===== design/flow/config.mk =====
export PLATFORM = sky130hd
export DESIGN_NAME = ntt_16point
export DESIGN_NICKNAME = ntt_16point
export VERILOG_FILES = /design/flow/design.v
export SDC_FILE = /design/flow/constraint.sdc
export NUM_CORES = 4
export LEC_CHECK = 0
export CAP_MARGIN = 20
export CELL_PAD_IN_SITES_GLOBAL_PLACEMENT = 0
export CORE_MARGIN = 2
export CORE_UTILIZATION = 53
export GPL_ROUTABILITY_DRIVEN = 0
export MAX_ROUTING_LAYER = met4
export MIN_ROUTING_LAYER = met1
export SLEW_MARGIN = 20

===== design/flow/constraint.sdc =====
create_clock -name core_clock -period 21.1 [get_ports {clk}]
set_input_delay 4.2200 -clock core_clock [delete_from_list [all_inputs] [get_ports {clk}]]
set_output_delay 4.2200 -clock core_clock [all_outputs]
set_load 0.01 [all_outputs]

===== design/flow/design.v =====
module ntt_16point(
    input wire clk,
    input wire rst,
    input wire start,
    input wire [111:0] data_in,
    output reg done,
    output reg [6:0] result_0,
    output reg [6:0] result_1,
    output reg [6:0] result_2,
    output reg [6:0] result_3,
    output reg [6:0] result_4,
    output reg [6:0] result_5,
    output reg [6:0] result_6,
    output reg [6:0] result_7,
    output reg [6:0] result_8,
    output reg [6:0] result_9,
    output reg [6:0] result_10,
    output reg [6:0] result_11,
    output reg [6:0] result_12,
    output reg [6:0] result_13,
    output reg [6:0] result_14,
    output reg [6:0] result_15
);
    localparam Q = 97;
    wire [6:0] omega [0:15];
    wire [6:0] input_data [0:15];
    reg [6:0] data [0:15];
    reg [3:0] stage;
    reg [4:0] i;
    reg computing;
    reg [3:0] m, k, j;
    reg [6:0] t, u, tw;
    reg [4:0] twiddle_idx;
    assign omega[0] = 1;
    assign omega[1] = 27;
    assign omega[2] = 50;
    assign omega[3] = 41;
    assign omega[4] = 96;
    assign omega[5] = 70;
    assign omega[6] = 47;
    assign omega[7] = 56;
    assign omega[8] = 1;
    assign omega[9] = 27;
    assign omega[10] = 50;
    assign omega[11] = 41;
    assign omega[12] = 96;
    assign omega[13] = 70;
    assign omega[14] = 47;
    assign omega[15] = 56;
    genvar gk;
    generate
        for (gk = 0; gk < 16; gk = gk + 1) begin : g_in
            assign input_data[gk] = data_in[7*gk +: 7];
        end
    endgenerate
    function [6:0] mod_mult;
        input [6:0] a;
        input [6:0] b;
        reg [13:0] temp;
        begin
            temp = a * b;
            mod_mult = temp % Q;
        end
    endfunction
    function [6:0] mod_add;
        input [6:0] a;
        input [6:0] b;
        reg [7:0] temp;
        begin
            temp = a + b;
            if (temp >= Q)
                mod_add = temp - Q;
            else
                mod_add = temp[6:0];
        end
    endfunction
    function [6:0] mod_sub;
        input [6:0] a;
        input [6:0] b;
        reg signed [7:0] temp;
        begin
            temp = a - b;
            if (temp < 0)
                mod_sub = temp + Q;
            else
                mod_sub = temp[6:0];
        end
    endfunction
    function [3:0] bit_reverse;
        input [3:0] idx;
        begin
            bit_reverse = {idx[0], idx[1], idx[2], idx[3]};
        end
    endfunction
    always @(posedge clk) begin
        if (rst) begin
            done <= 0;
            computing <= 0;
            stage <= 0;
            i <= 0;
        end else begin
            if (start && !computing) begin
                data[0] <= input_data[bit_reverse(0)];
                data[1] <= input_data[bit_reverse(1)];
                data[2] <= input_data[bit_reverse(2)];
                data[3] <= input_data[bit_reverse(3)];
                data[4] <= input_data[bit_reverse(4)];
                data[5] <= input_data[bit_reverse(5)];
                data[6] <= input_data[bit_reverse(6)];
                data[7] <= input_data[bit_reverse(7)];
                data[8] <= input_data[bit_reverse(8)];
                data[9] <= input_data[bit_reverse(9)];
                data[10] <= input_data[bit_reverse(10)];
                data[11] <= input_data[bit_reverse(11)];
                data[12] <= input_data[bit_reverse(12)];
                data[13] <= input_data[bit_reverse(13)];
                data[14] <= input_data[bit_reverse(14)];
                data[15] <= input_data[bit_reverse(15)];
                computing <= 1;
                done <= 0;
                stage <= 0;
                i <= 0;
            end else if (computing) begin
                if (stage < 4) begin
                    if (i < 16) begin
                        m = 1 << stage;   
                        k = i >> (stage + 1);   
                        j = i & ((1 << (stage + 1)) - 1);   
                        if (j < m) begin
                            twiddle_idx = (j << (4 - stage - 1)) & 15;
                            tw = omega[twiddle_idx];
                            t = mod_mult(tw, data[i + m]);
                            u = data[i];
                            data[i] <= mod_add(u, t);
                            data[i + m] <= mod_sub(u, t);
                        end
                        i <= i + 1;
                    end else begin
                        i <= 0;
                        stage <= stage + 1;
                    end
                end else begin
                    result_0 <= data[0];
                    result_1 <= data[1];
                    result_2 <= data[2];
                    result_3 <= data[3];
                    result_4 <= data[4];
                    result_5 <= data[5];
                    result_6 <= data[6];
                    result_7 <= data[7];
                    result_8 <= data[8];
                    result_9 <= data[9];
                    result_10 <= data[10];
                    result_11 <= data[11];
                    result_12 <= data[12];
                    result_13 <= data[13];
                    result_14 <= data[14];
                    result_15 <= data[15];
                    done <= 1;
                    computing <= 0;
                end
            end
        end
    end
endmodule

===== design/flow/run.sh =====
#!/bin/bash
# the make line also repeats each setting of config.mk as NAME=value (left out here)
make -C /OpenROAD-flow-scripts/flow DESIGN_CONFIG=/design/flow/config.mk WORK_HOME=/design/flow/orfs CLKGATE_MAP_FILE= finish

==> results of run 1 <==
-- final cells by class --
class / instances / area (µm²) / share of cell area
clock buffer: 35 / 683 / 0.0335
clock inverter: 8 / 110 / 0.00540
inverter: 53 / 199 / 0.00976
multi-input combinational: 1278 / 9410 / 0.462
sequential: 239 / 7030 / 0.345
tap: 402 / 503 / 0.0247
timing repair buffer: 250 / 2440 / 0.120
-- per-layer routing --
metal	up-vias	wire, µm	GRT usage
met5	-	0	-
met2	949	27000	0.566
met4	0	1980	0.104
met1	7107	22300	0.461
li1	6592	-	-
met3	152	6220	0.0637
-- stage by stage --
stage	instance area, µm²	worst slack (ps)	std cells
finish	20400	1700	2265
floorplan	16900	4420	1653
detailed placement	19600	2000	2222
global placement	19600	2670	2222
CTS	20400	1940	2265
global route	20400	330	2265
==> results_slide.txt, run 1 <==
Run Summary

Status
  • Run status: finished clean

Floorplanning
  • Die x size: ~180 µm
  • Floorplan Utilization: 0.538
  • Die ar.: ~0.033 mm²
  • Die Span Y: between 150 and 200 µm
  • Rows: between 60 and 70
  • Core area: roughly 0.031 mm²
  • Number of I/O pins: ~230

Route
  • Wire per inst: 25.4 µm
  • DRC: 0
  • Vias after detailed routing: 14,800
  • First-pass DRT Iterations: 6
  • N_diodes: 0
  • Routed wire length: between 50,000 and 60,000 µm
  • Initial DRC Count: 1,654
  • DR vias/cell: 6.53
  • ANT nets after route: 0

Placed design
  • Hpwl dp: 43,600 µm
  • IO Port Bufs: roughly 230

Synthesis
  • Ys async rst share: 0
  • Yosys adder share: 0.0837
  • Register area share after synthesis: 0.415
  • Post-synth EDFFs: roughly 220
  • Synth warn: 1
  • Mapped Area: 0.0169 mm²
  • Dominant kind of combinational cell: AND-OR/OR-AND gates
  • Flops after synth: 239
  • YS chip area: about 0.017 mm²
  • MUX area fraction: 0.104
  • AND/OR/NAND/NOR Cells, Area Fraction: 0.166
  • Post-Syn Nets: between 1,500 and 2,000
  • Ys cells: between 1,500 and 2,000
  • Post-Synthesis Cells: between 1,500 and 2,000
  • Post-synth top area share: 0.398
  • Leading area contributor after synthesis: edfxtp_1
  • Distinct cells, synth: approximately 90
  • Dominant register cell: edfxtp_1
  • Commonest cells post-synth: 248 x nand2_1, 224 x edfxtp_1, 122 x nor2_1
  • Compound Share, Synth: 0.167
  • Post-synthesis average cell area: 10.2 µm²
  • Most common cell in the netlist: nand2_1
  • Top cells, area: edfxtp_1 40%, mux4_2 8.4%, nand2_1 5.5%
  • XOR Share, Synth: 0.0326

Worst setup path
  • Data required time at the worst endpoint: between 20,000 and 25,000 ps
  • Slowest-stage cell, CP: xnor2_2
  • Worst r2r src: stage[2]
  • Crit path launch type: register
  • Slowest cell delay on critical path: ~960 ps
  • Worst setup path startpoint: stage[2]
  • Worst path buffer plus inverter count: 3
  • Flop2flop setup slack: between 1500 and 2000 ps
  • CP arrival: around 20,000 ps
  • RR Endpoint: data[7][6]
  • CP endpoint: data[7][6]
  • Delay-heaviest family, CP: AND-OR/OR-AND gates
  • WS Path Type: reg -> reg
  • Cell count along the critical path: ~65
  • Reg2reg path depth: between 60 and 70
  • Worst setup EP type: register
  • Critical path peak fanout: 23

STA
  • Hold Fails Final Rpt: 0
  • Final setup fails: 0
  • RSZ-0062 raised after global routing: no
  • Max Fclk: between 50 and 60 MHz
  • Setup Skew: 24.0 ps
  • Slew Viols, Final: 0
  • Max-Slew Margin vs Limit: 0.174
  • WHS: 455 ps
  • Period utilisation layout: 0.919
  • Setup TNS: 0 ps
  • Slew at the pin closest to its max-slew limit: between 1000 and 1500 ps
  • Fin crit period: 19,400 ps

Pwr
  • Seq pwr: between 0.0005 and 0.0006 W
  • Switching Fraction: 0.461
  • Lkg Pwr: about 7.6 nW
  • Switching power: between 0.0008 and 0.0009 W
  • P_comb: 0.000939 W
  • Pwr top: combinational logic
  • Peak supply drop: around 180 µV
  • Internal Pwr Total: ~0.0010 W
  • P_clk: between 0.0004 and 0.0005 W
  • Clock power frac: 0.229
  • Comb pwr share: 0.486
  • Total Power: a little under 0.002 W
  • Pwr Density: between 90 and 100 mW/mm²
  • Seq pwr share: 0.285

Min path
  • Hold Path Stages: 2
  • Worst Hold End: done
  • HP Class: reg -> reg
  • Hold path startpoint: done

Clock network
  • Clk root buf: clkbuf_16
  • CTS sink count: between 200 and 250
  • Clock Latency Late Sink: approximately 540 ps
  • Cts repair resizes: 0
  • Postcts setup bufs: 0
  • Clock Path Buffers: 3
  • CTS tree: built
  • Hold Buf Count CTS: 0
  • Clock buffer count from CTS: 24
  • Clk slew on worst S/H paths: about 70 ps
  • H-tree levels: 1

Cells and area
  • Final Core Density: 0.647
  • Filler cells: approximately 2,500
  • Final nets: 2,058
  • Area growth, synth to finish: 20.4%

Run
  • Max-cap check violation count: 0
  • OpenROAD warning count: about 44

Global routing
  • Grt ovf: 0
  • Initial antenna violation count: 0
  • Vias in the first global route: about 14,000
  • Largest net degree at the start of global routing: about 64
  • Total GRT Usage: 0.353
  • First-pass GRT wire length: about 86,000 µm
==> inputs of run 2 (changes only) <==
Settings changed: CELL_PAD_IN_SITES_GLOBAL_PLACEMENT 0 to not set, CORE_UTILIZATION 53 to 56, CTS_CLUSTER_DIAMETER set to 39, CTS_CLUSTER_SIZE set to 50, GPL_ROUTABILITY_DRIVEN 0 to not set, HOLD_SLACK_MARGIN set to 0.27, MAX_ROUTING_LAYER met4 to not set, MIN_ROUTING_LAYER met1 to not set, SETUP_SLACK_MARGIN set to 2.25, TNS_END_PERCENT set to 5.
Clock period 21.1 ns to 8.78 ns, I/O delays scaled along.
==> run 2 against run 1 <==
  * The layout now fails its checks (setup timing)
  * Sequential cell count stayed put
  * Final area is 24% higher
  * Total power went up to 3.2 times the previous value
  * Combinational power went up to 3.8 times the previous value
  * First-iteration DRC count is 96% higher
  * Fmax is 26% higher
  * Largest cell class unchanged
  * Largest power group unchanged
==> results_slide.txt, run 2 <==
Run Summary

Pwr
  • Seq pwr share: 0.211 (-0.074)
  • Switching Fraction: 0.442 (-0.0187)
  • Pwr top: combinational logic
  • Lkg Pwr: 10.2 nW (+35%)
  • Total Power: 0.00622 W (+220%)
  • Pwr Density: 247 mW/mm² (+160%)
  • Switching power: 0.00275 W (+210%)
  • Internal Pwr Total: 0.00347 W (+230%)
  • P_clk: 0.00135 W (+200%)
  • Comb pwr share: 0.572 (+0.086)
  • Peak supply drop: 444 µV (+150%)
  • Clock power frac: 0.216 (-0.013)
  • Seq pwr: 0.00132 W (+140%)
  • P_comb: 0.00356 W (+280%)

Worst setup path
  • Slowest cell delay on critical path: 520 ps (-440 ps)
  • Reg2reg path depth: 77 (+18%)
  • Worst r2r src: stage[2]
  • Top cell by count, worst path: buf_4
  • WS Path Type: reg -> reg
  • Slowest-stage cell, CP: fa_1
  • Worst path buffer plus inverter count: 20 (+17)
  • Worst setup EP type: register
  • Critical path peak fanout: 8 (-65%)
  • CP arrival: 15,800 ps (-3870 ps)
  • RR Endpoint: data[13][2]
  • CP endpoint: data[13][2]
  • Delay-heaviest family, CP: AND-OR/OR-AND gates
  • Worst setup path startpoint: stage[2]
  • Cell count along the critical path: 77 (+18%)
  • Data required time at the worst endpoint: 9170 ps (-12,200 ps)
  • Crit path launch type: register
  • Flop2flop setup slack: -6630 ps (-8330 ps)

Synthesis
  • AND/OR/NAND/NOR Cells, Area Fraction: 0.166 (unchanged)
  • Top cells, area: edfxtp_1 40%, mux4_2 8.4%, nand2_1 5.5%
  • Register area share after synthesis: 0.415 (unchanged)
  • Ys cells: 1,653 (unchanged)
  • Commonest cells post-synth: 248 x nand2_1, 224 x edfxtp_1, 122 x nor2_1
  • Post-Syn Nets: 1,865 (unchanged)
  • Post-synth top area share: 0.398 (unchanged)
  • Leading area contributor after synthesis: edfxtp_1
  • Distinct cells, synth: 92 (unchanged)
  • Post-Synthesis Cells: 1,653 (unchanged)
  • Ys async rst share: 0 (unchanged)
  • Post-synth EDFFs: 224 (unchanged)
  • Flops after synth: 239 (unchanged)
  • Synth warn: 1 (unchanged)
  • XOR Share, Synth: 0.0326 (unchanged)
  • Mapped Area: 0.0169 mm² (unchanged)
  • YS chip area: 0.0169 mm² (unchanged)
  • MUX area fraction: 0.104 (unchanged)
  • Dominant kind of combinational cell: AND-OR/OR-AND gates
  • Most common cell in the netlist: nand2_1
  • Dominant register cell: edfxtp_1
  • Yosys adder share: 0.0837 (unchanged)
  • Post-synthesis average cell area: 10.2 µm² (unchanged)
  • Compound Share, Synth: 0.167 (unchanged)

Run
  • OpenROAD warning count: 48 (+9.1%)
  • Max-cap check violation count: 0 (unchanged)

Route
  • Vias after detailed routing: 18,300 (+23%)
  • Initial DRC Count: 3,240 (+96%)
  • First-pass DRT Iterations: 15 (+9)
  • Wire per inst: 26.7 µm (+5.3%)
  • Routed wire length: 72,800 µm (+27%)
  • ANT nets after route: 0 (unchanged)
  • DR vias/cell: 6.70 (+2.6%)
  • DRC: 0 (unchanged)

Cells and area
  • Register area: 0.00703 mm² (about the same)
  • Layout Cells excl Fill: 2,723 (+20%)
  • Filler cells: 1,490 (-40%)
  • Area growth, synth to finish: 48.8%
  • Final nets: 2,518 (+22%)
  • Logic area: 0.0102 mm² (+8.4%)

Min path
  • HP Class: reg -> reg
  • Hold path startpoint: done
  • Worst Hold End: done
  • Hold Path Stages: 2 (unchanged)

Placed design
  • Routability cong.: ~0.99
  • Cell count after placement: 2,637 (+19%)
  • IO Port Bufs: 227 (unchanged)
  • Hpwl dp: 50,400 µm (+16%)
  • Pre-CTS setup slack: -6400 ps (-8400 ps)

Global routing
  • Vias in the first global route: 18,100 (+31%)
  • Total GRT Usage: 0.451 (+0.0981)
  • First-pass GRT wire length: 106,000 µm (+24%)
  • Largest net degree at the start of global routing: 59 (-7.8%)
  • Initial antenna violation count: 6 (+6)
  • Grt ovf: 0 (unchanged)

STA
  • Max-Slew Margin vs Limit: 0.258 (+0.0844)
  • Final setup fails: 112 (+112)
  • Fin crit period: 15,410 ps (-3990 ps)
  • Slew Viols, Final: 0 (unchanged)
  • RSZ-0062 raised after global routing: yes
  • Max Fclk: 64.9 MHz (+26%)
  • Period utilisation layout: 1.76 (+0.836)
  • Setup Skew: 70.3 ps (+46.2 ps)
  • Slew at the pin closest to its max-slew limit: 1110 ps (-124 ps)
  • WHS: 477 ps (+22.3 ps)
  • Final setup margin: -6630 ps (-8330 ps)
  • Hold Fails Final Rpt: 0 (unchanged)

Floorplanning
  • Die Span Y: 178 µm (-2.7%)
  • Number of I/O pins: 228 (unchanged)
  • Die x size: 178 µm (-2.7%)
  • Floorplan Utilization: 0.569 (+0.0318)
  • Core area: 0.0297 mm² (-5.6%)
  • Die ar.: 0.0316 mm² (-5.2%)
  • Rows: 63 (-3.1%)

Clock network
  • Clock Latency Late Sink: 610 ps (+70 ps)
  • Clk root buf: clkbuf_16
  • Clock buffer count from CTS: 30 (+25%)
  • H-tree levels: 1 (unchanged)
  • Clk slew on worst S/H paths: 70 ps (about the same)
  • CTS sink count: 239 (unchanged)
  • CTS tree: built
  • Clock Path Buffers: 3 (unchanged)

Status
  • Layout Check Fails: setup timing
  • Run status: finished with violations
run 2: cell type report:
cell class	count	share of cell area
Multi-Input combinational cell	1278	0.405
Sequential cell	239	0.279
Timing Repair Buffer	704	0.244
Clock buffer	32	0.0305
Tap cell	390	0.0194
Clock inverter	24	0.0133
Inverter	53	0.00805
Antenna cell	3	0.000298
run 2: per-stage QoR:
stage	util	cell area, µm²	setup TNS, ps
3_5_place_dp	0.782	23300	-700910
3_3_place_gp	0.782	23300	-660100
4_1_cts	0.836	24800	-644450
5_1_grt	0.847	25200	-766800
6_report	0.847	25200	-719940
2_1_floorplan	-	17300	-711720
run 2: timing repair:
action | CTS | global route
setup endpoints to repair | 112 | 112
hold buffers | 0 | 0
pin swaps | 64 | 45
endpoints found under the hold margin | 0 | 0
gates cloned | 3 | 0
buffers inserted | 11 | 13
resized | 79 | 51
run 2: metal layers:
metal | wire length (µm) | up-vias | global-route usage
met5 | 134 | - | 0
met4 | 6820 | 12 | 0.306
met3 | 10100 | 542 | 0.139
met2 | 32800 | 1677 | 0.726
met1 | 23000 | 8465 | 0.516
li1 | - | 7559 | -
==> inputs of run 3 (changes only) <==
Settings changed: ABC_AREA set to 1, CAP_MARGIN 20 to 25, CORE_UTILIZATION 56 to 40, CTS_CLUSTER_DIAMETER 39 to not set, CTS_CLUSTER_SIZE 50 to 15, HOLD_SLACK_MARGIN 0.27 to -0.03, SETUP_SLACK_MARGIN 2.25 to 2.36, TNS_END_PERCENT 5 to not set.
Clock period 8.78 ns to 16.0 ns, I/O delays scaled along.
==> run 3 against run 2 <==
  * The run now finishes clean
  * Global-route usage down 16 points
  * Final area down 4.3%
  * Via count is 5.6% lower
  * Total power fell by 45%
==> results_slide.txt, run 3 <==
Run Summary

Placed design
  • IO Port Bufs: 227 (unchanged)
  • Cell count after placement: 2,825 (+7.1%)
  • Routability cong.: 0.949 (-4.1%)
  • Hpwl dp: 48,900 µm (-2.9%)
  • DP Area: 0.0202 mm² (-13%)
  • Pre-CTS setup slack: 80.6 ps (+6480 ps)

Pwr
  • Pwr Density: 142 mW/mm² (-42%)
  • Internal Pwr Total: 0.00179 W (-48%)
  • Switching power: 0.00164 W (-40%)
  • Clock power frac: 0.167 (-0.049)
  • Seq pwr share: 0.213 (+0.002)
  • P_comb: 0.00212 W (-40%)
  • Switching Fraction: 0.478 (+0.0357)
  • Peak supply drop: 290 µV (-35%)
  • Seq pwr: 0.000730 W (-45%)
  • Lkg Pwr: 10.2 nW (-0.31%)
  • Comb pwr share: 0.620 (+0.048)
  • Pwr top: combinational logic
  • P_clk: 0.000573 W (-58%)

Synthesis
  • Commonest cells post-synth: 392 x nand2_1, 264 x inv_1, 235 x o21ai_0
  • YS chip area: 0.0171 mm² (+0.89%)
  • Compound Share, Synth: 0.158 (-0.00896)
  • Dominant register cell: edfxtp_1
  • Top cells, area: edfxtp_1 39%, nand2_1 8.6%, o21ai_0 6.9%
  • Post-Synthesis Cells: 2,080 (+26%)
  • Leading area contributor after synthesis: edfxtp_1
  • Post-synthesis average cell area: 8.21 µm² (-20%)
  • Ys async rst share: 0 (unchanged)
  • Mapped Area: 0.0171 mm² (+0.89%)
  • XOR Share, Synth: 0.0266 (-0.00601)
  • Yosys adder share: 0.0830 (-0.000743)
  • Synth warn: 1 (unchanged)
  • Distinct cells, synth: 58 (-37%)
  • Most common cell in the netlist: nand2_1
  • Post-synth EDFFs: 224 (unchanged)
  • Post-synth top area share: 0.394 (-0.00353)
  • Register area share after synthesis: 0.412 (-0.00368)
  • Post-Syn Nets: 2,292 (+23%)
  • AND/OR/NAND/NOR Cells, Area Fraction: 0.231 (+0.0655)
  • Dominant kind of combinational cell: simple AND/OR/NAND/NOR gates
  • Ys cells: 2,080 (+26%)
  • Flops after synth: 239 (unchanged)
  • MUX area fraction: 0.0117 (-0.0919)

STA
  • Max-Slew Margin vs Limit: 0.324 (+0.0659)
  • Final setup margin: 1760 ps (+8390 ps)
  • WHS: 450 ps (-26.9 ps)
  • Slew at the pin closest to its max-slew limit: 1010 ps (-97.0 ps)
  • Final setup fails: 0 (-100%)
  • Hold Fails Final Rpt: 0 (unchanged)
  • Max Fclk: 70.2 MHz (+8.2%)
  • Period utilisation layout: 0.890 (-0.865)
  • Slew Viols, Final: 0 (unchanged)
  • Setup Skew: 11.7 ps (-58.6 ps)
  • Setup TNS: 0 ps (+719,940 ps)
  • RSZ-0062 raised after global routing: yes
  • Fin crit period: 14,240 ps (-1170 ps)

Worst setup path
  • Crit path launch type: register
  • Reg2reg path depth: 91 (+18%)
  • Top cell by count, worst path: nand2_2
  • WS Path Type: reg -> reg
  • Data required time at the worst endpoint: 16,380 ps (+7210 ps)
  • Worst path buffer plus inverter count: 16 (-20%)
  • CP arrival: 14,620 ps (-1180 ps)
  • Critical path peak fanout: 8 (unchanged)
  • Delay-heaviest family, CP: simple AND/OR/NAND/NOR gates
  • Cell count along the critical path: 91 (+18%)
  • Worst r2r src: stage[0]
  • Worst setup EP type: register
  • Slowest cell delay on critical path: 530 ps (about the same)
  • Slowest-stage cell, CP: fa_2
  • Flop2flop setup slack: 1760 ps (+8390 ps)
  • RR Endpoint: data[4][5]
  • Worst setup path startpoint: stage[0]
  • CP endpoint: data[4][5]

Clock network
  • Clk slew on worst S/H paths: 70 ps (about the same)
  • Clock Path Buffers: 3 (unchanged)
  • Clk root buf: clkbuf_16
  • H-tree levels: 1 (unchanged)
  • CTS sink count: 239 (unchanged)
  • CTS tree: built
  • Clock buffer count from CTS: 23 (-23%)
  • Hold Buf Count CTS: 0 (unchanged)
  • Clock Latency Late Sink: 540 ps (-70 ps)

Floorplanning
  • Die x size: 211 µm (+18%)
  • Number of I/O pins: 228 (unchanged)
  • Core area: 0.0420 mm² (+41%)
  • Die ar.: 0.0443 mm² (+40%)
  • Die Span Y: 211 µm (+18%)
  • Floorplan Utilization: 0.406 (-0.163)
  • Rows: 75 (+19%)

Run
  • Max-cap check violation count: 0 (unchanged)
  • OpenROAD warning count: 45 (-6.3%)

Route
  • DRC: 0 (unchanged)
  • DR vias/cell: 5.71 (-15%)
  • N_diodes: 0 (-3)
  • ANT nets after route: 0 (unchanged)
  • First-pass DRT Iterations: 6 (-9)
  • Routed wire length: 67,800 µm (-6.9%)
  • Vias after detailed routing: 17,200 (-5.6%)
  • Wire per inst: 22.4 µm (-16%)
  • Initial DRC Count: 1,553 (-52%)

Cells and area
  • Area growth, synth to finish: 41.2%
  • Design area: 0.0241 mm² (-4.3%)
  • Layout Cells excl Fill: 3,020 (+11%)
  • Final nets: 2,677 (+6.3%)
  • Filler cells: 3,664 (+150%)

Min path
  • HP Class: reg -> reg
  • Hold path startpoint: done
  • Hold Path Stages: 2 (unchanged)
  • Worst Hold End: done

Global routing
  • Grt ovf: 0 (unchanged)
  • Vias in the first global route: 16,300 (-10%)
  • Largest net degree at the start of global routing: 81 (+37%)
  • First-pass GRT wire length: 97,800 µm (-7.5%)
  • Total GRT Usage: 0.290 (-0.161)
  • Initial antenna violation count: 1 (-5)

Status
  • Run status: finished clean
## run 3: layout make-up
| cell class | count | area, µm² | share of cell area |
|---|---|---|---|
| repair buffers | 412 | 3990 | 0.166 |
| repair inverters | 2 | 12.5 | 0.000519 |
| clock inverters | 16 | 189 | 0.00784 |
| flip-flops and latches | 239 | 7040 | 0.292 |
| well taps | 539 | 674 | 0.0280 |
| clock buffers | 25 | 583 | 0.0242 |
| inverters | 286 | 1110 | 0.0460 |
| multi-input cells | 1501 | 10500 | 0.436 |
## run 3: what timing repair did
| action | CTS | global route |
|---|---|---|
| pin swaps | 74 | 146 |
| buffers inserted | 94 | 50 |
| cloned | 7 | 3 |
| setup endpoints to repair | 112 | 112 |
| resized | 196 | 363 |
## run 3: metal layers
metal / track usage / share of wire
met4: 0.129 / 0.053
met5: 0 / 0
met1: 0.371 / 0.38
met3: 0.0417 / 0.087
met2: 0.488 / 0.48
## run 3: stage by stage
stage          total power, W  utilization
2_1_floorplan         0.00131            -
3_3_place_gp          0.00203        0.481
3_5_place_dp          0.00204        0.481
4_1_cts               0.00279        0.534
5_1_grt               0.00347        0.573
6_report              0.00343        0.573
==> inputs of run 4 (changes only) <==
Settings changed: ABC_AREA 1 to not set, CAP_MARGIN 25 to 20, CORE_UTILIZATION 40 to 58, CTS_CLUSTER_SIZE 15 to not set, HOLD_SLACK_MARGIN -0.03 to not set, SETUP_SLACK_MARGIN 2.36 to 2.37, TNS_END_PERCENT set to 75.
==> run 4 against run 3 <==
  * Combinational power up 4%
  * Final area down 3.7%
  * Hold slack worse by 2.0 ps
  * Setup slack worse by 1500 ps
  * Highest routed layer is now met5
  * Count of clock-buffer cells in the layout up 3
  * Die area down 31%
  * Global-route usage up 12 points
  * Routed wire length down 2.0%
  * Total power up 4.2%
  * Clock power up 11%
==> results_slide.txt, run 4 <==
Run Summary

Status
  • Run status: finished clean

Min path
  • Worst Hold End: done
  • Hold path startpoint: done
  • Hold Path Stages: 2 (unchanged)
  • HP Class: reg -> reg

Synthesis
  • Ys async rst share: 0 (unchanged)
  • XOR Share, Synth: 0.0326 (+0.00601)
  • Post-synth EDFFs: 224 (unchanged)
  • Synth warn: 1 (unchanged)
  • AND/OR/NAND/NOR Cells, Area Fraction: 0.166 (-0.0655)
  • Post-Syn Nets: 1,865 (-19%)
  • Top cells, area: edfxtp_1 40%, mux4_2 8.4%, nand2_1 5.5%
  • Yosys adder share: 0.0837 (+0.000743)
  • Most common cell in the netlist: nand2_1
  • Distinct cells, synth: 92 (+59%)
  • Mapped Area: 0.0169 mm² (-0.89%)
  • YS chip area: 0.0169 mm² (-0.89%)
  • Post-synthesis average cell area: 10.2 µm² (+25%)
  • MUX area fraction: 0.104 (+0.0919)
  • Flops after synth: 239 (unchanged)
  • Post-Synthesis Cells: 1,653 (-21%)
  • Commonest cells post-synth: 248 x nand2_1, 224 x edfxtp_1, 122 x nor2_1
  • Register area share after synthesis: 0.415 (+0.00368)
  • Dominant kind of combinational cell: AND-OR/OR-AND gates
  • Ys cells: 1,653 (-21%)
  • Dominant register cell: edfxtp_1
  • Compound Share, Synth: 0.167 (+0.00896)
  • Post-synth top area share: 0.398 (+0.00353)
  • Leading area contributor after synthesis: edfxtp_1

STA
  • Period utilisation layout: 0.981 (+0.0912)
  • Slew at the pin closest to its max-slew limit: 1280 ps (+268 ps)
  • Max-Slew Margin vs Limit: 0.140 (-0.185)
  • Final setup fails: 0 (unchanged)
  • Fin crit period: 15,700 ps (+1460 ps)
  • Setup Skew: 31.1 ps (+19.5 ps)
  • Slew Viols, Final: 0 (unchanged)
  • Hold Fails Final Rpt: 0 (unchanged)
  • WHS: 449 ps (-1.95 ps)
  • RSZ-0062 raised after global routing: yes
  • Max Fclk: 63.7 MHz (-9.3%)

Pwr
  • Switching power: 0.00161 W (-2.0%)
  • P_clk: 0.000635 W (+11%)
  • Pwr Density: 154 mW/mm² (+8.2%)
  • Pwr top: combinational logic
  • Total Power: 0.00357 W (+4.2%)
  • Clock power frac: 0.178 (+0.011)
  • Internal Pwr Total: 0.00197 W (+9.9%)
  • P_comb: 0.00221 W (+4%)
  • Seq pwr share: 0.204 (-0.009)
  • Comb pwr share: 0.618 (-0.002)
  • Switching Fraction: 0.449 (-0.0286)
  • Peak supply drop: 189 µV (-35%)
  • Seq pwr: 0.000728 W (about the same)
  • Lkg Pwr: 8.81 nW (-14%)

Worst setup path
  • Delay-heaviest family, CP: AND-OR/OR-AND gates
  • Worst setup path startpoint: stage[3]
  • Crit path launch type: register
  • Worst path buffer plus inverter count: 10 (-6)
  • RR Endpoint: data[4][4]
  • CP arrival: 15,990 ps (+1370 ps)
  • Critical path peak fanout: 7 (-1)
  • Worst setup EP type: register
  • Slowest cell delay on critical path: 590 ps (+60 ps)
  • Reg2reg path depth: 71 (-22%)
  • CP endpoint: data[4][4]
  • Cell count along the critical path: 71 (-22%)
  • WS Path Type: reg -> reg
  • Worst r2r src: stage[3]
  • Slowest-stage cell, CP: fa_1
  • Data required time at the worst endpoint: 16,280 ps (-100 ps)
  • Flop2flop setup slack: 300 ps (-1460 ps)

Cells and area
  • Final nets: 2,207 (-18%)
  • Layout Cells excl Fill: 2,399 (-21%)
  • Filler cells: 1,645 (-55%)
  • Design area: 0.0232 mm² (-3.7%)
  • Area growth, synth to finish: 37.2%

Route
  • Vias after detailed routing: 16,700 (-3.2%)
  • First-pass DRT Iterations: 8 (+2)
  • ANT nets after route: 0 (unchanged)
  • DRC: 0 (unchanged)
  • Wire per inst: 27.7 µm (+23%)
  • DR vias/cell: 6.96 (+22%)
  • Routed wire length: 66,400 µm (-2.0%)
  • Initial DRC Count: 2,685 (+73%)

Floorplanning
  • Number of I/O pins: 228 (unchanged)
  • Die Span Y: 175 µm (-17%)
  • Die ar.: 0.0305 mm² (-31%)
  • Floorplan Utilization: 0.589 (+0.183)
  • Rows: 62 (-17%)
  • Die x size: 175 µm (-17%)
  • Core area: 0.0287 mm² (-32%)

Clock network
  • H-tree levels: 1 (unchanged)
  • Clk slew on worst S/H paths: 60 ps (about the same)
  • CTS tree: built
  • Clock Path Buffers: 3 (unchanged)
  • CTS sink count: 239 (unchanged)
  • Clk root buf: clkbuf_16
  • Clock Latency Late Sink: 570 ps (+30 ps)
  • Clock buffer count from CTS: 25 (+8.7%)

Placed design
  • IO Port Bufs: 227 (unchanged)
  • Routability cong.: 0.997 (+5.0%)
  • Cell count after placement: 2,254 (-20%)
  • Hpwl dp: 44,300 µm (-9.4%)
  • DP Area: 0.0203 mm² (+0.17%)

Global routing
  • First-pass GRT wire length: 94,000 µm (-3.9%)
  • Total GRT Usage: 0.408 (+0.118)
  • Largest net degree at the start of global routing: 64 (-21%)
  • Initial antenna violation count: 2 (+1)
  • Grt ovf: 0 (unchanged)
  • Vias in the first global route: 15,800 (-2.7%)

Run
  • OpenROAD warning count: 48 (+6.7%)
  • Max-cap check violation count: 0 (unchanged)
run 4: metal layers:
metal | share of wire | vias up | track usage
li1 | - | 6935 | -
met5 | 0.00021 | - | 0
met3 | 0.14 | 386 | 0.106
met1 | 0.34 | 7789 | 0.516
met2 | 0.45 | 1577 | 0.647
met4 | 0.074 | 2 | 0.218
run 4: stage by stage:
stage,TNS (ps),util,worst slack (ps)
final,0,0.808,297
after floorplan,0,-,734
after detailed placement,-583,0.706,-111
after global placement,0,0.706,339
after CTS,0,0.776,941
after global routing,-4880,0.808,-189
run 4: cell type report:
type                            count  area, µm²  share of cell area
Multi-Input combinational cell   1278      10700               0.460
Sequential cell                   239       7040               0.303
Timing Repair Buffer              398       3940               0.170
Clock buffer                       28        637              0.0274
Tap cell                          384        480              0.0207
Clock inverter                     18        236              0.0102
Inverter                           53        204             0.00879
Antenna cell                        1       2.50            0.000108
run 4: timing repair:
| item | in CTS | in global routing |
|---|---|---|
| endpoints found under the setup margin | 112 | 112 |
| pin swaps | 88 | 80 |
| hold buffers | 0 | 0 |
| gates cloned | 4 | 2 |
| buffers inserted | 54 | 38 |
| resized | 167 | 148 |
==> inputs of run 5 (changes only) <==
Settings changed: CORE_UTILIZATION 58 to 66, CTS_CLUSTER_DIAMETER set to 201, TNS_END_PERCENT 75 to not set.
Clock period 16.0 ns to 16.7 ns, I/O delays scaled along.
==> run 5 against run 4 <==
  * The flow now stops in global routing
  * Die area decreased by 12%
  * Synthesized area unchanged
  * Synthesized cell count unchanged
==> results_slide.txt, run 5 <==
Implementation Results

Status
  • Run status: stopped before the end
  • Failed at: global routing
  • Error: [ERROR GRT-0232] Routing congestion too high. Check the congestion heatmap in the GUI.

Global routing
  • Total GRT Usage: 0.810
  • Grt ovf: ~95

Placed design
  • Cell count after placement: 2,176 (-3.5%)
  • Routability cong.: 1.03 (+3.7%)
  • DP Area: 0.0200 mm² (-1.3%)
  • Hpwl dp: 44,100 µm (-0.45%)
  • IO Port Bufs: 227 (unchanged)

Synthesis
  • Post-synth EDFFs: 224 (unchanged)
  • Flops after synth: 239 (unchanged)
  • Ys async rst share: 0 (unchanged)
  • Mapped Area: 0.0169 mm² (unchanged)
  • Distinct cells, synth: 92 (unchanged)
  • Register area share after synthesis: 0.415 (unchanged)
  • YS chip area: 0.0169 mm² (unchanged)
  • Most common cell in the netlist: nand2_1
  • XOR Share, Synth: 0.0326 (unchanged)
  • AND/OR/NAND/NOR Cells, Area Fraction: 0.166 (unchanged)
  • Post-synth top area share: 0.398 (unchanged)
  • MUX area fraction: 0.104 (unchanged)
  • Synth warn: 1 (unchanged)
  • Post-Synthesis Cells: 1,653 (unchanged)
  • Post-synthesis average cell area: 10.2 µm² (unchanged)
  • Dominant kind of combinational cell: AND-OR/OR-AND gates
  • Commonest cells post-synth: 248 x nand2_1, 224 x edfxtp_1, 122 x nor2_1
  • Leading area contributor after synthesis: edfxtp_1
  • Post-Syn Nets: 1,865 (unchanged)
  • Yosys adder share: 0.0837 (unchanged)
  • Top cells, area: edfxtp_1 40%, mux4_2 8.4%, nand2_1 5.5%
  • Dominant register cell: edfxtp_1
  • Compound Share, Synth: 0.167 (unchanged)
  • Ys cells: 1,653 (unchanged)

Floorplanning
  • Die x size: 164 µm (-6.1%)
  • Rows: 58 (-6.5%)
  • Number of I/O pins: 228 (unchanged)
  • Die Span Y: 164 µm (-6.1%)
  • Floorplan Utilization: 0.672 (+0.0824)
  • Core area: 0.0252 mm² (-12%)
  • Die ar.: 0.0269 mm² (-12%)

Clock network
  • Clk root buf: clkbuf_16
  • CTS sink count: 239 (unchanged)
  • H-tree levels: 1 (unchanged)
  • Clock buffer count from CTS: 25 (unchanged)
  • Clock Path Buffers: 3 (unchanged)
run 5: through the flow:
| stage | util | setup TNS (ps) | hold WS (ps) | setup slack [ps] |
|---|---|---|---|---|
| after floorplan | - | 0 | 438 | 1430 |
| after detailed placement | 0.794 | -385 | 449 | -64.8 |
| after global placement | 0.794 | 0 | 434 | 333 |
| after CTS | 0.883 | 0 | 464 | 1340 |
run 5: timing repair:
item,4_1_cts
endpoints found under the setup margin,112
pin swaps,113
hold buffers,0
gates cloned,7
resized,195
buffers inserted,66
run 5: per-layer routing:
layer / GRT overflow / global-route usage
met1: 4 / 0.799
met2: 48 / 0.938
met3: 5 / 0.694
met4: 38 / 0.809
met5: 0 / 0.540
==> inputs of run 6 (changes only) <==
Settings changed: ABC_AREA set to 1, CORE_UTILIZATION 66 to 60, CTS_CLUSTER_DIAMETER 201 to 239, PLACE_DENSITY set to 0.37, SETUP_SLACK_MARGIN 2.37 to not set.
Clock period 16.7 ns to 13.0 ns, I/O delays scaled along.
==> run 6 against run 5 <==
  * Now fails the layout checks on setup timing
  * Die area up 11%
  * Synthesized area up 0.89%
  * Synthesized cell count increased by 26%
==> results_slide.txt, run 6 <==
Run Summary

Synthesis
  • Most common cell in the netlist: nand2_1
  • YS chip area: 0.0171 mm² (+0.89%)
  • Yosys adder share: 0.0830 (-0.000743)
  • Synth warn: 1 (unchanged)
  • Post-synthesis average cell area: 8.21 µm² (-20%)
  • Post-synth top area share: 0.394 (-0.00353)
  • Dominant kind of combinational cell: simple AND/OR/NAND/NOR gates
  • Ys cells: 2,080 (+26%)
  • AND/OR/NAND/NOR Cells, Area Fraction: 0.231 (+0.0655)
  • Flops after synth: 239 (unchanged)
  • MUX area fraction: 0.0117 (-0.0919)
  • Post-Syn Nets: 2,292 (+23%)
  • Register area share after synthesis: 0.412 (-0.00368)
  • Dominant register cell: edfxtp_1
  • Commonest cells post-synth: 392 x nand2_1, 264 x inv_1, 235 x o21ai_0
  • Post-synth EDFFs: 224 (unchanged)
  • Leading area contributor after synthesis: edfxtp_1
  • XOR Share, Synth: 0.0266 (-0.00601)
  • Mapped Area: 0.0171 mm² (+0.89%)
  • Post-Synthesis Cells: 2,080 (+26%)
  • Ys async rst share: 0 (unchanged)
  • Distinct cells, synth: 58 (-37%)
  • Top cells, area: edfxtp_1 39%, nand2_1 8.6%, o21ai_0 6.9%
  • Compound Share, Synth: 0.158 (-0.00896)

Cells and area
  • Layout Cells excl Fill: between 3,000 and 4,000
  • Filler cells: approximately 1,000
  • Register area: about 0.0070 mm²
  • Area growth, synth to finish: 51.7%
  • Design area: about 0.026 mm²
  • Logic area: about 0.011 mm²
  • Final nets: around 2,900

Worst setup path
  • Slowest-stage cell, CP: fa_1
  • Data required time at the worst endpoint: around 13,000 ps
  • Worst r2r src: stage[0]
  • CP arrival: 17,190 ps
  • Flop2flop setup slack: -3830 ps
  • Worst path buffer plus inverter count: 22
  • Delay-heaviest family, CP: simple AND/OR/NAND/NOR gates
  • Worst setup EP type: register
  • Critical path peak fanout: 7
  • CP endpoint: data[9][5]
  • Worst setup path startpoint: stage[0]
  • Crit path launch type: register
  • Cell count along the critical path: 98
  • RR Endpoint: data[9][5]
  • Reg2reg path depth: 98
  • Top cell by count, worst path: nand2_1
  • WS Path Type: reg -> reg
  • Slowest cell delay on critical path: 650 ps

STA
  • Final setup fails: roughly 110
  • RSZ-0062 raised after global routing: yes
  • Fin crit period: 16,830 ps
  • Final setup margin: -3830 ps
  • Hold Fails Final Rpt: 0
  • Max Fclk: ~60 MHz
  • Slew at the pin closest to its max-slew limit: about 1200 ps
  • Setup Skew: roughly 31 ps
  • Period utilisation layout: 1.29
  • Slew Viols, Final: 0
  • Max-Slew Margin vs Limit: 0.221

Route
  • Routed wire length: a little over 90,000 µm
  • Initial DRC Count: 5,191
  • ANT nets after route: 0
  • Vias after detailed routing: 22,600
  • Wire per inst: about 30 µm
  • First-pass DRT Iterations: 17
  • DRC: 0
  • DR vias/cell: between 7 and 8

Run
  • OpenROAD warning count: between 40 and 50
  • Max-cap check violation count: 0

Pwr
  • P_clk: 0.000789 W
  • Switching power: between 0.002 and 0.0025 W
  • Comb pwr share: 0.657
  • P_comb: around 0.0032 W
  • Internal Pwr Total: around 0.0025 W
  • Seq pwr: around 0.0009 W
  • Clock power frac: 0.161
  • Switching Fraction: 0.501
  • Pwr top: combinational logic
  • Lkg Pwr: 11.4 nW
  • Seq pwr share: 0.183
  • Pwr Density: 190 mW/mm²
  • Peak supply drop: between 300 and 400 µV
  • Total Power: about 0.005 W

Min path
  • Worst Hold End: done
  • HP Class: reg -> reg
  • Hold Path Stages: 2
  • Hold path startpoint: done

Floorplanning
  • Rows: 61 (+5.2%)
  • Die ar.: 0.0298 mm² (+11%)
  • Die Span Y: 173 µm (+5.2%)
  • Number of I/O pins: 228 (unchanged)
  • Die x size: 173 µm (+5.2%)
  • Core area: 0.0279 mm² (+11%)
  • Floorplan Utilization: 0.611 (-0.0608)

Status
  • Run status: finished with violations
  • Layout Check Fails: setup timing

Global routing
  • Total GRT Usage: 0.473
  • Largest net degree at the start of global routing: about 94
  • Vias in the first global route: 19,600
  • Initial antenna violation count: 9
  • First-pass GRT wire length: roughly 110,000 µm
  • Grt ovf: 0

Clock network
  • H-tree levels: 1 (unchanged)
  • Clock buffer count from CTS: 24 (-4.0%)
  • Clock Latency Late Sink: between 500 and 600 ps
  • CTS sink count: 239 (unchanged)
  • CTS tree: built
  • Clock Path Buffers: 3 (unchanged)
  • Clk root buf: clkbuf_16
  • Clk slew on worst S/H paths: 70 ps

Placed design
  • Cell count after placement: 2,939 (+35%)
  • DP Area: 0.0223 mm² (+11%)
  • IO Port Bufs: 227 (unchanged)
  • Routability cong.: 1.04 (+0.13%)
  • Hpwl dp: 48,700 µm (+10%)
run 6: area by class of cell:
type | count | area share
multi-input cells | 1501 | 0.412
flip-flops and latches | 239 | 0.272
repair buffers | 642 | 0.222
inverters | 286 | 0.0430
clock buffers | 26 | 0.0243
well taps | 378 | 0.0183
clock inverters | 17 | 0.00884
diodes | 4 | 0.000387
run 6: repair_timing:
| item | in CTS | in global routing |
|---|---|---|
| setup endpoints to repair | 112 | 112 |
| gates cloned | 7 | 1 |
| resized | 258 | 286 |
| setup buffers | 68 | 34 |
| hold buffers | 0 | 0 |
| pin swaps | 134 | 148 |
run 6: routing by layer:
layer  vias to the layer above  GRT usage  wire [µm]
met5                         -    0.00801        127
met4                         8      0.334      12600
met3                      1327      0.144      17500
met2                      3043      0.766      36700
met1                      9804      0.535      25800
li1                       8384          -          -
run 6: per-stage QoR:
stage	worst slack, ps	hold slack [ps]	TNS [ps]	util
after CTS	-772	462	-74220	0.877
after global placement	-725	438	-67210	0.798
after floorplan	-406	426	-23420	-
after global routing	-4500	468	-477120	0.927
after detailed placement	-1290	448	-130750	0.798
final	-3830	465	-407000	0.927
==> inputs of run 7 (changes only) <==
Settings changed: ABC_AREA 1 to not set, CORE_UTILIZATION 60 to 58, CTS_CLUSTER_DIAMETER 239 to not set, PLACE_DENSITY 0.37 to not set, SETUP_SLACK_MARGIN set to -0.8, TNS_END_PERCENT set to 5.
Clock period 13.0 ns to 9.1 ns, I/O delays scaled along.
==> run 7 against run 6 <==
  * Highest routed layer unchanged
  * Critical endpoint is now data[7][6]
  * Clock skew grew 7.7 ps
  * Largest cell class unchanged
  * Still fails the layout checks on setup timing
  * Count of clock-buffer cells in the layout grew 9
  * Cell count shrank 13%
==> results_slide.txt, run 7 <==
Run Summary

Floorplanning
  • Die ar.: 0.0305 mm² (+2.5%)
  • Number of I/O pins: 228 (unchanged)
  • Core area: 0.0287 mm² (+2.8%)
  • Rows: 62 (+1.6%)
  • Floorplan Utilization: 0.589 (-0.0216)
  • Die x size: 175 µm (+1.2%)
  • Die Span Y: 175 µm (+1.2%)

Global routing
  • First-pass GRT wire length: 103,000 µm (-5.4%)
  • Initial antenna violation count: 3 (-6)
  • Total GRT Usage: 0.444 (-0.0285)
  • Grt ovf: 0 (unchanged)
  • Largest net degree at the start of global routing: 60 (-36%)
  • Vias in the first global route: 18,000 (-8.0%)

Worst setup path
  • Reg2reg path depth: 74 (-24%)
  • Delay-heaviest family, CP: AND-OR/OR-AND gates
  • Worst setup EP type: register
  • Top cell by count, worst path: buf_4
  • Worst path buffer plus inverter count: 14 (-36%)
  • Worst setup path startpoint: stage[2]
  • Critical path peak fanout: 13 (+6)
  • CP endpoint: data[7][6]
  • Slowest-stage cell, CP: fa_1
  • Cell count along the critical path: 74 (-24%)
  • RR Endpoint: data[7][6]
  • Data required time at the worst endpoint: 9380 ps (-3980 ps)
  • Flop2flop setup slack: -6520 ps (-2690 ps)
  • Crit path launch type: register
  • CP arrival: 15,890 ps (-1300 ps)
  • Slowest cell delay on critical path: 530 ps (-120 ps)
  • Worst r2r src: stage[2]
  • WS Path Type: reg -> reg

Pwr
  • P_clk: 0.00105 W (+33%)
  • Pwr top: combinational logic
  • Lkg Pwr: 10.1 nW (-12%)
  • P_comb: 0.00356 W (+10%)
  • Peak supply drop: 397 µV (+16%)
  • Comb pwr share: 0.605 (-0.052)
  • Seq pwr share: 0.216 (+0.033)
  • Switching power: 0.00260 W (+5.6%)
  • Seq pwr: 0.00127 W (+41%)
  • Pwr Density: 236 mW/mm² (+25%)
  • Internal Pwr Total: 0.00327 W (+33%)
  • Switching Fraction: 0.442 (-0.0580)
  • Clock power frac: 0.179 (+0.018)

Synthesis
  • Synth warn: 1 (unchanged)
  • Post-synthesis average cell area: 10.2 µm² (+25%)
  • Post-Synthesis Cells: 1,653 (-21%)
  • MUX area fraction: 0.104 (+0.0919)
  • Leading area contributor after synthesis: edfxtp_1
  • Most common cell in the netlist: nand2_1
  • Yosys adder share: 0.0837 (+0.000743)
  • Register area share after synthesis: 0.415 (+0.00368)
  • Distinct cells, synth: 92 (+59%)
  • Flops after synth: 239 (unchanged)
  • Ys cells: 1,653 (-21%)
  • Compound Share, Synth: 0.167 (+0.00896)
  • Dominant kind of combinational cell: AND-OR/OR-AND gates
  • Ys async rst share: 0 (unchanged)
  • Mapped Area: 0.0169 mm² (-0.89%)
  • Post-synth EDFFs: 224 (unchanged)
  • AND/OR/NAND/NOR Cells, Area Fraction: 0.166 (-0.0655)
  • Post-synth top area share: 0.398 (+0.00353)
  • YS chip area: 0.0169 mm² (-0.89%)
  • Dominant register cell: edfxtp_1
  • Commonest cells post-synth: 248 x nand2_1, 224 x edfxtp_1, 122 x nor2_1
  • Post-Syn Nets: 1,865 (-19%)
  • XOR Share, Synth: 0.0326 (+0.00601)
  • Top cells, area: edfxtp_1 40%, mux4_2 8.4%, nand2_1 5.5%

Clock network
  • Clock Path Buffers: 3 (unchanged)
  • CTS sink count: 239 (unchanged)
  • Clk slew on worst S/H paths: 70 ps (about the same)
  • CTS tree: built
  • H-tree levels: 1 (unchanged)
  • Clock buffer count from CTS: 25 (+4.2%)
  • Hold Buf Count CTS: 0 (unchanged)
  • Clk root buf: clkbuf_16
  • Clock Latency Late Sink: 570 ps (+20 ps)

STA
  • Slew Viols, Final: 0 (unchanged)
  • WHS: 468 ps (+2.90 ps)
  • Setup Skew: 38.9 ps (+7.66 ps)
  • Slew at the pin closest to its max-slew limit: 1080 ps (-88.1 ps)
  • Setup TNS: -712,070 ps (-305,070 ps)
  • Final setup margin: -6520 ps (-2690 ps)
  • Max Fclk: 64.0 MHz (+7.8%)
  • Max-Slew Margin vs Limit: 0.277 (+0.0556)
  • Hold Fails Final Rpt: 0 (unchanged)
  • Final setup fails: 112 (unchanged)
  • RSZ-0062 raised after global routing: yes
  • Fin crit period: 15,620 ps (-1210 ps)
  • Period utilisation layout: 1.72 (+0.421)

Route
  • DR vias/cell: 6.93 (-5.0%)
  • DRC: 0 (unchanged)
  • Wire per inst: 27.6 µm (-7.8%)
  • Vias after detailed routing: 18,700 (-17%)
  • Initial DRC Count: 3,470 (-33%)
  • First-pass DRT Iterations: 12 (-5)
  • Routed wire length: 74,600 µm (-20%)
  • ANT nets after route: 0 (unchanged)

Status
  • Run status: finished with violations
  • Layout Check Fails: setup timing

Placed design
  • Routability cong.: 1.05 (+1.6%)
  • IO Port Bufs: 227 (unchanged)
  • Hpwl dp: 49,300 µm (+1.2%)
  • Pre-CTS setup slack: -6270 ps (-4980 ps)

Cells and area
  • Filler cells: 1,336 (+37%)
  • Logic area: 0.0102 mm² (-4.3%)
  • Final nets: 2,506 (-14%)
  • Area growth, synth to finish: 46.9%
  • Register area: 0.00703 mm² (unchanged)

Run
  • OpenROAD warning count: 49 (+2.1%)
  • Max-cap check violation count: 0 (unchanged)

Min path
  • Hold path startpoint: done
  • Hold Path Stages: 2 (unchanged)
  • Worst Hold End: done
  • HP Class: reg -> reg
-- run 7: layer usage --
layer | GRT usage | vias up | wire [µm]
li1 | - | 7511 | -
met1 | 0.516 | 8665 | 23000
met2 | 0.714 | 1898 | 33300
met3 | 0.134 | 630 | 11000
met5 | 0.0112 | - | 89
met4 | 0.294 | 6 | 7280
-- run 7: area by class of cell --
| type | count | area share |
|---|---|---|
| Clock buffer | 35 | 0.0275 |
| Timing Repair Buffer | 697 | 0.246 |
| Inverter | 53 | 0.00816 |
| Multi-Input combinational cell | 1278 | 0.411 |
| Clock inverter | 11 | 0.00448 |
| Tap cell | 384 | 0.0193 |
| Sequential cell | 239 | 0.283 |
| Antenna cell | 3 | 0.000302 |
-- run 7: through the flow --
step	cell area, µm²	instances	total power, W	util
6_report	24800	2700	0.00587	0.866
5_1_grt	24800	2697	0.00582	0.865
4_1_cts	24400	2681	0.00529	0.849
3_5_place_dp	23200	2615	0.00408	0.807
3_3_place_gp	23200	2615	0.00400	0.807
2_1_floorplan	17300	1653	0.00248	-
-- run 7: timing repair --
action,4_1_cts,5_1_grt
setup endpoints to repair,112,112
pin swaps,58,29
resized,55,69
buffers inserted,21,18
gates cloned,1,2
==> inputs of run 8 (changes only) <==
Settings changed: CELL_PAD_IN_SITES_DETAIL_PLACEMENT set to 1, CELL_PAD_IN_SITES_GLOBAL_PLACEMENT set to 3, CORE_UTILIZATION 58 to 57, CTS_CLUSTER_DIAMETER set to 269, CTS_CLUSTER_SIZE set to 74, PLACE_DENSITY_LB_ADDON set to 0.27, SETUP_SLACK_MARGIN -0.8 to 5.0, SLEW_MARGIN 20 to 40, TNS_END_PERCENT 5 to not set.
Clock period 9.1 ns to 20.8 ns, I/O delays scaled along.
==> run 8 against run 7 <==
  * The flow now stops in global placement without I/O
  * Die area is 1.7% higher
  * Synthesized cell count is the same
  * Synthesized area stayed put
==> results_slide.txt, run 8 <==
Implementation Results

Status
  • Run status: stopped before the end
  • Failed at: global placement without I/O
  • Error: [ERROR FLW-0024] Place density exceeds 1.0 (current PLACE_DENSITY_LB_ADDON =  0.27). Please check if the value of  PLACE_DENSITY_LB_ADDON is between 0 and 0.99.

Synthesis
  • Ys cells: 1,653 (unchanged)
  • Most common cell in the netlist: nand2_1
  • Post-synthesis average cell area: 10.2 µm² (unchanged)
  • AND/OR/NAND/NOR Cells, Area Fraction: 0.166 (unchanged)
  • Post-synth top area share: 0.398 (unchanged)
  • Compound Share, Synth: 0.167 (unchanged)
  • Mapped Area: 0.0169 mm² (unchanged)
  • Post-Synthesis Cells: 1,653 (unchanged)
  • Distinct cells, synth: 92 (unchanged)
  • Ys async rst share: 0 (unchanged)
  • Register area share after synthesis: 0.415 (unchanged)
  • XOR Share, Synth: 0.0326 (unchanged)
  • YS chip area: 0.0169 mm² (unchanged)
  • Leading area contributor after synthesis: edfxtp_1
  • Post-Syn Nets: 1,865 (unchanged)
  • Commonest cells post-synth: 248 x nand2_1, 224 x edfxtp_1, 122 x nor2_1
  • Yosys adder share: 0.0837 (unchanged)
  • Flops after synth: 239 (unchanged)
  • Post-synth EDFFs: 224 (unchanged)
  • Dominant kind of combinational cell: AND-OR/OR-AND gates
  • Dominant register cell: edfxtp_1
  • Synth warn: 1 (unchanged)
  • Top cells, area: edfxtp_1 40%, mux4_2 8.4%, nand2_1 5.5%
  • MUX area fraction: 0.104 (unchanged)

Floorplanning
  • Die ar.: 0.0311 mm² (+1.7%)
  • Die Span Y: 176 µm (+0.86%)
  • Core area: 0.0294 mm² (+2.4%)
  • Rows: 63 (+1.6%)
  • Floorplan Utilization: 0.575 (-0.0140)
  • Die x size: 176 µm (+0.86%)
==> inputs of run 9 (changes only) <==
Settings changed: ABC_AREA set to 1, CELL_PAD_IN_SITES_DETAIL_PLACEMENT 1 to not set, CELL_PAD_IN_SITES_GLOBAL_PLACEMENT 3 to not set, CORE_UTILIZATION 57 to 59, CTS_CLUSTER_DIAMETER 269 to not set, CTS_CLUSTER_SIZE 74 to 53, PLACE_DENSITY_LB_ADDON 0.27 to not set, SETUP_SLACK_MARGIN 5.0 to 1.04, SLEW_MARGIN 40 to 20.
Clock period 20.8 ns to 3.95 ns, I/O delays scaled along.
==> run 9 against run 8 <==
  * The flow stops in global routing
  * Synthesized area increased by 0.89%
  * Die area down 2.5%
  * Synthesized cell count is 26% higher
==> results_slide.txt, run 9 <==
Implementation Results

Placed design
  • Routability cong.: between 1 and 1.5
  • DP Area: between 0.02 and 0.025 mm²
  • Cell count after placement: roughly 3,100
  • IO Port Bufs: 227
  • Hpwl dp: just over 50,000 µm

Floorplanning
  • Number of I/O pins: ~230
  • Rows: 62 (-1.6%)
  • Die ar.: 0.0303 mm² (-2.5%)
  • Die Span Y: 174 µm (-1.2%)
  • Floorplan Utilization: 0.596 (+0.0209)
  • Core area: 0.0286 mm² (-2.6%)
  • Die x size: 174 µm (-1.2%)

Synthesis
  • Distinct cells, synth: 58 (-37%)
  • Flops after synth: 239 (unchanged)
  • YS chip area: 0.0171 mm² (+0.89%)
  • Yosys adder share: 0.0830 (-0.000743)
  • Dominant register cell: edfxtp_1
  • Post-synth top area share: 0.394 (-0.00353)
  • Top cells, area: edfxtp_1 39%, nand2_1 8.6%, o21ai_0 6.9%
  • Ys async rst share: 0 (unchanged)
  • Leading area contributor after synthesis: edfxtp_1
  • Most common cell in the netlist: nand2_1
  • Post-synth EDFFs: 224 (unchanged)
  • Post-Syn Nets: 2,292 (+23%)
  • Mapped Area: 0.0171 mm² (+0.89%)
  • Synth warn: 1 (unchanged)
  • Post-Synthesis Cells: 2,080 (+26%)
  • Post-synthesis average cell area: 8.21 µm² (-20%)
  • MUX area fraction: 0.0117 (-0.0919)
  • AND/OR/NAND/NOR Cells, Area Fraction: 0.231 (+0.0655)
  • Commonest cells post-synth: 392 x nand2_1, 264 x inv_1, 235 x o21ai_0
  • Dominant kind of combinational cell: simple AND/OR/NAND/NOR gates
  • Ys cells: 2,080 (+26%)
  • Register area share after synthesis: 0.412 (-0.00368)
  • Compound Share, Synth: 0.158 (-0.00896)
  • XOR Share, Synth: 0.0266 (-0.00601)

Global routing
  • Total GRT Usage: 0.798
  • Grt ovf: between 100 and 150

Clock network
  • Clk root buf: clkbuf_16
  • CTS sink count: between 200 and 250
  • Clock buffer count from CTS: 22
  • Clock Path Buffers: 3
  • H-tree levels: 1

Status
  • Run status: stopped before the end
  • Error: [ERROR GRT-0232] Routing congestion too high. Check the congestion heatmap in the GUI.
  • Failed at: global routing
## run 9: stage by stage
stage,hold WS [ps],worst slack [ps]
after floorplan,426,-9460
after global placement,444,-9750
after CTS,476,-9680
after detailed placement,467,-10330
## run 9: routing by layer
metal | GRT overflow | track usage
met1 | 1 | 0.774
met2 | 56 | 0.964
met3 | 6 | 0.659
met4 | 57 | 0.837
met5 | 0 | 0.293
## run 9: timing repair
item / in CTS
cloned: 6
pin swaps: 90
gates resized: 264
setup buffers: 56
endpoints found under the setup margin: 224
hold buffers: 0
==> inputs of run 10 (changes only) <==
Settings changed: ABC_AREA 1 to not set, CORE_UTILIZATION 59 to 66, CTS_CLUSTER_SIZE 53 to not set, SETUP_SLACK_MARGIN 1.04 to not set.
Clock period 3.95 ns to 13.1 ns, I/O delays scaled along.
==> run 10 against run 9 <==
  * The flow stops in clock tree synthesis
  * Synthesized cell count decreased by 21%
  * Die area is 11% lower
  * Synthesized area fell by 0.89%
==> results_slide.txt, run 10 <==
Implementation Results

Synthesis
  • Flops after synth: 239 (unchanged)
  • YS chip area: 0.0169 mm² (-0.89%)
  • AND/OR/NAND/NOR Cells, Area Fraction: 0.166 (-0.0655)
  • MUX area fraction: 0.104 (+0.0919)
  • Commonest cells post-synth: 248 x nand2_1, 224 x edfxtp_1, 122 x nor2_1
  • Ys async rst share: 0 (unchanged)
  • Post-synth EDFFs: 224 (unchanged)
  • Post-Synthesis Cells: 1,653 (-21%)
  • Mapped Area: 0.0169 mm² (-0.89%)
  • Distinct cells, synth: 92 (+59%)
  • Yosys adder share: 0.0837 (+0.000743)
  • Post-synthesis average cell area: 10.2 µm² (+25%)
  • Post-Syn Nets: 1,865 (-19%)
  • Register area share after synthesis: 0.415 (+0.00368)
  • Compound Share, Synth: 0.167 (+0.00896)
  • Synth warn: 1 (unchanged)
  • Dominant register cell: edfxtp_1
  • Top cells, area: edfxtp_1 40%, mux4_2 8.4%, nand2_1 5.5%
  • XOR Share, Synth: 0.0326 (+0.00601)
  • Ys cells: 1,653 (-21%)
  • Most common cell in the netlist: nand2_1
  • Post-synth top area share: 0.398 (+0.00353)
  • Dominant kind of combinational cell: AND-OR/OR-AND gates
  • Leading area contributor after synthesis: edfxtp_1

Floorplanning
  • Number of I/O pins: 228 (unchanged)
  • Rows: 58 (-6.5%)
  • Die Span Y: 164 µm (-5.7%)
  • Core area: 0.0252 mm² (-12%)
  • Die x size: 164 µm (-5.7%)
  • Die ar.: 0.0269 mm² (-11%)
  • Floorplan Utilization: 0.672 (+0.0755)

Status
  • Failed at: clock tree synthesis
  • Error: [ERROR DPL-0038] Utilization greater than 100%, impossible to legalize
  • Run status: stopped before the end

Placed design
  • Cell count after placement: 2,559 (-18%)
  • Routability cong.: 1.06 (-2.7%)
  • Hpwl dp: 55,500 µm (+8.1%)
  • IO Port Bufs: 227 (unchanged)
-- run 10: through the flow --
step           hold WS [ps]  setup slack [ps]  instance area [µm²]  setup TNS, ps  utilization
3_3_place_gp            445             -1680                22900        -173450        0.911
3_5_place_dp            469             -2720                22900        -279670        0.911
2_1_floorplan           438             -2170                17400        -225990            -
==> inputs of run 11 (changes only) <==
Settings changed: CORE_UTILIZATION 66 to 40, SETUP_SLACK_MARGIN set to 1.16.
Clock period 13.1 ns to 15.7 ns, I/O delays scaled along.
==> run 11 against run 10 <==
  * Now clean on timing, DRC and antenna
  * Die area rose by 63%
  * Synthesized area did not move
  * Synthesized cell count is the same
==> results_slide.txt, run 11 <==
Run Summary

STA
  • Hold Fails Final Rpt: 0
  • Final setup fails: 0
  • Period utilisation layout: 0.968
  • Fin crit period: between 15,000 and 20,000 ps
  • Max-Slew Margin vs Limit: 0.268
  • Slew at the pin closest to its max-slew limit: 1090 ps
  • Setup Skew: around 31 ps
  • Setup TNS: 0 ps
  • Slew Viols, Final: 0
  • RSZ-0062 raised after global routing: yes
  • Max Fclk: roughly 66 MHz

Pwr
  • Peak supply drop: between 150 and 200 µV
  • P_comb: just under 0.002 W
  • Lkg Pwr: 8.75 nW
  • Seq pwr share: 0.220
  • Clock power frac: 0.197
  • Pwr top: combinational logic
  • Switching Fraction: 0.449
  • Comb pwr share: 0.583
  • Seq pwr: between 0.0007 and 0.0008 W
  • P_clk: 0.000662 W
  • Switching power: ~0.0015 W
  • Pwr Density: between 100 and 150 mW/mm²
  • Internal Pwr Total: 0.00185 W

Cells and area
  • Area growth, synth to finish: 37.3%
  • Design area: about 0.023 mm²
  • Final nets: 2,214
  • Layout Cells excl Fill: roughly 2,600
  • Filler cells: about 3,600

Worst setup path
  • Critical path peak fanout: 13
  • Slowest-stage cell, CP: or4b_1
  • CP endpoint: data[14][6]
  • Worst setup EP type: register
  • Cell count along the critical path: 67
  • RR Endpoint: data[14][6]
  • Flop2flop setup slack: between 500 and 600 ps
  • CP arrival: roughly 15,000 ps
  • Reg2reg path depth: approximately 67
  • Worst r2r src: stage[3]
  • Data required time at the worst endpoint: around 16,000 ps
  • Delay-heaviest family, CP: AND-OR/OR-AND gates
  • WS Path Type: reg -> reg
  • Slowest cell delay on critical path: 590 ps
  • Crit path launch type: register
  • Worst setup path startpoint: stage[3]
  • Worst path buffer plus inverter count: 8

Route
  • ANT nets after route: 0
  • Vias after detailed routing: 15,500
  • DR vias/cell: a little over 6
  • Routed wire length: 66,300 µm
  • Wire per inst: 25.9 µm
  • DRC: 0
  • First-pass DRT Iterations: 6
  • N_diodes: 0
  • Initial DRC Count: approximately 1,800

Global routing
  • First-pass GRT wire length: around 95,000 µm
  • Grt ovf: 0
  • Initial antenna violation count: 2
  • Total GRT Usage: 0.290
  • Largest net degree at the start of global routing: between 60 and 70
  • Vias in the first global route: 15,000

Synthesis
  • Flops after synth: 239 (unchanged)
  • Mapped Area: 0.0169 mm² (unchanged)
  • Register area share after synthesis: 0.415 (unchanged)
  • AND/OR/NAND/NOR Cells, Area Fraction: 0.166 (unchanged)
  • Post-synth EDFFs: 224 (unchanged)
  • Distinct cells, synth: 92 (unchanged)
  • Ys async rst share: 0 (unchanged)
  • Leading area contributor after synthesis: edfxtp_1
  • Dominant register cell: edfxtp_1
  • Post-synthesis average cell area: 10.2 µm² (unchanged)
  • Ys cells: 1,653 (unchanged)
  • XOR Share, Synth: 0.0326 (unchanged)
  • YS chip area: 0.0169 mm² (unchanged)
  • Dominant kind of combinational cell: AND-OR/OR-AND gates
  • Most common cell in the netlist: nand2_1
  • Yosys adder share: 0.0837 (unchanged)
  • Post-Synthesis Cells: 1,653 (unchanged)
  • MUX area fraction: 0.104 (unchanged)
  • Post-Syn Nets: 1,865 (unchanged)
  • Top cells, area: edfxtp_1 40%, mux4_2 8.4%, nand2_1 5.5%
  • Post-synth top area share: 0.398 (unchanged)
  • Compound Share, Synth: 0.167 (unchanged)
  • Commonest cells post-synth: 248 x nand2_1, 224 x edfxtp_1, 122 x nor2_1
  • Synth warn: 1 (unchanged)

Clock network
  • Clk slew on worst S/H paths: approximately 60 ps
  • Clk root buf: clkbuf_16
  • H-tree levels: 1
  • Clock Path Buffers: 3
  • CTS tree: built
  • Clock Latency Late Sink: 580 ps
  • Hold Buf Count CTS: 0
  • Clock buffer count from CTS: 26
  • CTS sink count: between 200 and 250

Placed design
  • Hpwl dp: 48,000 µm (-13%)
  • IO Port Bufs: 227 (unchanged)
  • Routability cong.: 0.948 (-11%)
  • Cell count after placement: 2,419 (-5.5%)
  • DP Area: 0.0206 mm² (-10%)

Floorplanning
  • Die ar.: 0.0440 mm² (+63%)
  • Core area: 0.0419 mm² (+66%)
  • Floorplan Utilization: 0.404 (-0.268)
  • Die Span Y: 210 µm (+28%)
  • Number of I/O pins: 228 (unchanged)
  • Die x size: 210 µm (+28%)
  • Rows: 75 (+29%)

Run
  • OpenROAD warning count: 46
  • Max-cap check violation count: 0

Min path
  • Hold Path Stages: 2
  • HP Class: reg -> reg
  • Hold path startpoint: done
  • Worst Hold End: done

Status
  • Run status: finished clean
[run 11: cell type report]
cell class	instances	area [µm²]	area share
well taps	539	674	0.0290
inverters	53	203	0.00872
multi-input cells	1278	10500	0.453
clock inverters	16	224	0.00964
flip-flops and latches	239	7040	0.303
repair buffers	404	3880	0.167
clock buffers	32	683	0.0294
[run 11: timing repair]
| action | CTS | global route |
|---|---|---|
| pin swaps | 53 | 73 |
| resized | 125 | 103 |
| gates cloned | 4 | 4 |
| endpoints found under the hold margin | 0 | 0 |
| setup buffers | 56 | 30 |
| endpoints found under the setup margin | 112 | 112 |
[run 11: metal layers]
layer,vias up,part of all wire,global-route usage
li1,6930,-,-
met3,155,0.095,0.0572
met5,-,0.00018,0
met4,2,0.051,0.142
met2,841,0.46,0.471
met1,7540,0.39,0.373
[run 11: through the flow]
step           setup slack, ps  total power (W)  hold WS [ps]  utilization
2_1_floorplan              434          0.00148           438            -
3_3_place_gp              -279          0.00205           444        0.491
3_5_place_dp              -443          0.00205           452        0.491
4_1_cts                    694          0.00299           462        0.540
5_1_grt                   -180          0.00339           493        0.555
6_report                   501          0.00336           457        0.555
Power figures rest on the tool's default switching activity, not on a simulated workload.
